// top
module top #(
    parameter D_WIDTH = 16,
    parameter Q_BITS  = 13
)(
  input logic [D_WIDTH - 1 : 0] angle_in,
  input logic signed [D_WIDTH - 1 : 0] currA_in,
  input logic signed [D_WIDTH - 1 : 0] currB_in,
  input logic signed [D_WIDTH - 1 : 0] currC_in,
  input logic signed [D_WIDTH - 1 : 0] currT_in,
  input logic        [D_WIDTH - 1 : 0] periodTop,
  output logic pwmA_out,
  output logic pwmB_out,
  output logic pwmC_out,
  input logic signed [D_WIDTH - 1 : 0]  kpd, kpq,
  input logic signed [D_WIDTH - 1 : 0]  kid, kiq,
  input logic clear_pid,
  input  logic clk,
  input  logic rstb,
  input  logic valid,
  output logic ready
);
For scale: roughly 850 flip-flops, ~170 I/O pins.
clock: 10.0 ns
lec_check: 0
abc_area: 0
cap_margin: 20
cell_pad_in_sites_global_placement: 1
core_aspect_ratio: 0.66
core_margin: 8
core_utilization: 40
gpl_routability_driven: 0
gpl_timing_driven: 1
hold_slack_margin: 0.04
max_routing_layer: met4
place_density_lb_addon: 0.08
slew_margin: 20
tns_end_percent: 10
run.sh (not shown) runs the stock make flow with config.mk's settings and CLKGATE_MAP_FILE=.
The baseline finished clean.
Rerun with:
ABC_AREA = default   (was 0)
CELL_PAD_IN_SITES_GLOBAL_PLACEMENT = default   (was 1)
CORE_ASPECT_RATIO = default   (was 0.66)
CORE_MARGIN = 2   (was 8)
CORE_UTILIZATION = 24   (was 40)
GPL_ROUTABILITY_DRIVEN = default   (was 0)
GPL_TIMING_DRIVEN = default   (was 1)
HOLD_SLACK_MARGIN = default   (was 0.04)
MAX_ROUTING_LAYER = default   (was met4)
PLACE_DENSITY = 0.6   (was default)
PLACE_DENSITY_LB_ADDON = default   (was 0.08)
TNS_END_PERCENT = default   (was 10)
clock period = 10.8 ns   (was 10.0 ns; I/O delays follow)
The new run completed without violations.
Worst hold slack degrades by 0.0059 ns.
Register-to-register slack improves by 1.1 ns.
Utilization drops by 17 points.
Final cell count climbs by 15%.
Rerun with:
CORE_UTILIZATION = 68   (was 24)
clock period = 7.11 ns   (was 10.8 ns; I/O delays follow)
- With this change the flow finished with negative setup slack left
- design area drops by 0.40%
- sequential cell count stays the same
- setup slack is worse by 2.5 ns
- total power rose by 55%

---

== v30 ==
Starting RTL as in the previous note.
export LEC_CHECK = 0
export CAP_MARGIN = 30
export CORE_ASPECT_RATIO = 0.94
export CORE_MARGIN = 2
export CORE_UTILIZATION = 72
export CTS_CLUSTER_DIAMETER = 64
export CTS_CLUSTER_SIZE = 81
export HOLD_SLACK_MARGIN = 0.05
export PLACE_DENSITY = 0.36
export SETUP_SLACK_MARGIN = 1.65
export SLEW_MARGIN = 20
export TNS_END_PERCENT = 35
create_clock -name core_clock -period 6.51 [get_ports {clk}]
[v30] flow finished | final checks: failed | reasons: negative setup slack
> inputs changed (v30 -> v33)
Settings: a deleted CORE_ASPECT_RATIO that had been 0.94; a deleted HOLD_SLACK_MARGIN that had been 0.05; a deleted TNS_END_PERCENT that had been 35; a change of PLACE_DENSITY from 0.36 to 0.35; a deleted CTS_CLUSTER_DIAMETER that had been 64; a deleted CTS_CLUSTER_SIZE that had been 81; a change of SETUP_SLACK_MARGIN from 1.65 to 1.74; a change of CAP_MARGIN from 30 to 20; a change of the clock period (ns, I/O delays scaled along) from 6.51 to 7.25.
## What came out
v33: done, clean on timing, DRC and antenna
Summary — post-cts resize count, v33 relative to v30: lower, by 30%.
sky130_fd_sc_hd__fa_1 as the library cell contributing the largest single delay on the critical path was reported by v30, and sky130_fd_sc_hd__fa_2 by v33.
In v33, sequential power is lower than in v30.
Status: core utilization at floorplan parity (v30, v33)
Xor and xnor area share after synthesis came out exactly the same in v33 and v30.
Against v30 as the reference, v33 delivers a higher multi-input logic portion of the cell area.
[compare] base=v30 new=v33: post-route non-filler standard cell count has decreased; number of nets in the layout -325; wire length per cell after detailed routing -about 3.2%.
Here is what was changed in the inputs of v23 compared with v33.
Settings: SETUP_SLACK_MARGIN: 1.74 -> unset; CTS_CLUSTER_SIZE: unset -> 93; CORE_UTILIZATION: 72 -> 63; PLACE_DENSITY: 0.35 -> 0.37; the clock period (ns, I/O delays scaled along): 7.25 -> 8.8.
- Total length of routed wires (lower): v23
- Compared with v33, v23 degrades sum of net half-perimeters after detailed placement.
- On power, the lower figure sits with v23, not v33.
- Relative to v33, the buffer share of cell area of v23 is lower by 3.2 points.
- In the flow results for v33 and v23, the largest clock skew in the final design is larger on v33.
- v23 against v33: met2 demand-to-capacity share in global routing went down by 9.5 points, combinational power went down by about 30%, sequential share of layout area went up by 1.1 points.
Setup changes, v23 to v9
Settings: setting ABC_AREA to 1 for the first time; setting CTS_CLUSTER_DIAMETER to 373 for the first time; changing CORE_UTILIZATION from 63 to 72; changing CTS_CLUSTER_SIZE from 93 to 97; changing PLACE_DENSITY from 0.37 to 0.6; changing the clock period (ns, I/O delays scaled along) from 8.8 to 3.58.
==> comparison <==
The flow ran to completion for all of v23 and v9 but v9, which stopped partway.
FAIL v9 @ 5_1_grt: tool exited with error
Going from v23 to v9, routability congestion estimate up 18%; worst-case setup slack after placement down 3.12 ns; aoi/oai-family share of the synthesized area down 0.29 points.
The synthesized cell count reported for v9 is greater than that of v23 by about 28%.
Max total standard cell area after synthesis across v23 and v9: v9
Relative to v9, the following input files were edited for v25:
Settings: swapping 72 for 50 in CORE_UTILIZATION; clearing ABC_AREA, which used to be 1; clearing CTS_CLUSTER_SIZE, which used to be 97; clearing CTS_CLUSTER_DIAMETER, which used to be 373; swapping 3.58 for 8.74 in the clock period (ns, I/O delays scaled along).
### Flow results
- The flow did not stop early for v25: all stages ran, and the layout cleared the timing, design-rule and antenna checks.
- Compared with v9, v25 shows a lower post-CTS setup repair buffer count.
- Looking at floorplan-stage core utilization, v25 sits 22 points lower than v9 does.
- Row number of distinct standard cells referenced by the synthesized netlist: v25 higher / v9 lower
Input changes introduced in v32 (baseline for comparison: v25):
Settings: CORE_UTILIZATION: 50 -> 40.
--- outcome ---
From v25 to v32 the numbers moved as follows: overall chip area climbed about 25%, minimum clock period after layout went up by 0.028 ns, stage delay of the slowest cell on the critical path +0.07 ns. On power, v25 and v32 are basically level. In v32 the cell area reported after detailed placement turned out 790 um2 higher than in v25. Looking at number of cells in the finished layout apart from fillers, v32 sits 5.1% higher than v25 does. Taking v25 as the reference, in v32 area growth from synthesis to final layout higher; wire length per cell lower; slack of the critical path lower. v32 | stages: all done | timing, DRC, antenna: all pass. Per the final summary, v25 finished and its layout is clean on timing, DRC and antenna. Number of clock buffers in the layout is higher on v25. Against v25, v32 reports a hold slack that is higher.
Power and IR drop assume default switching activity.
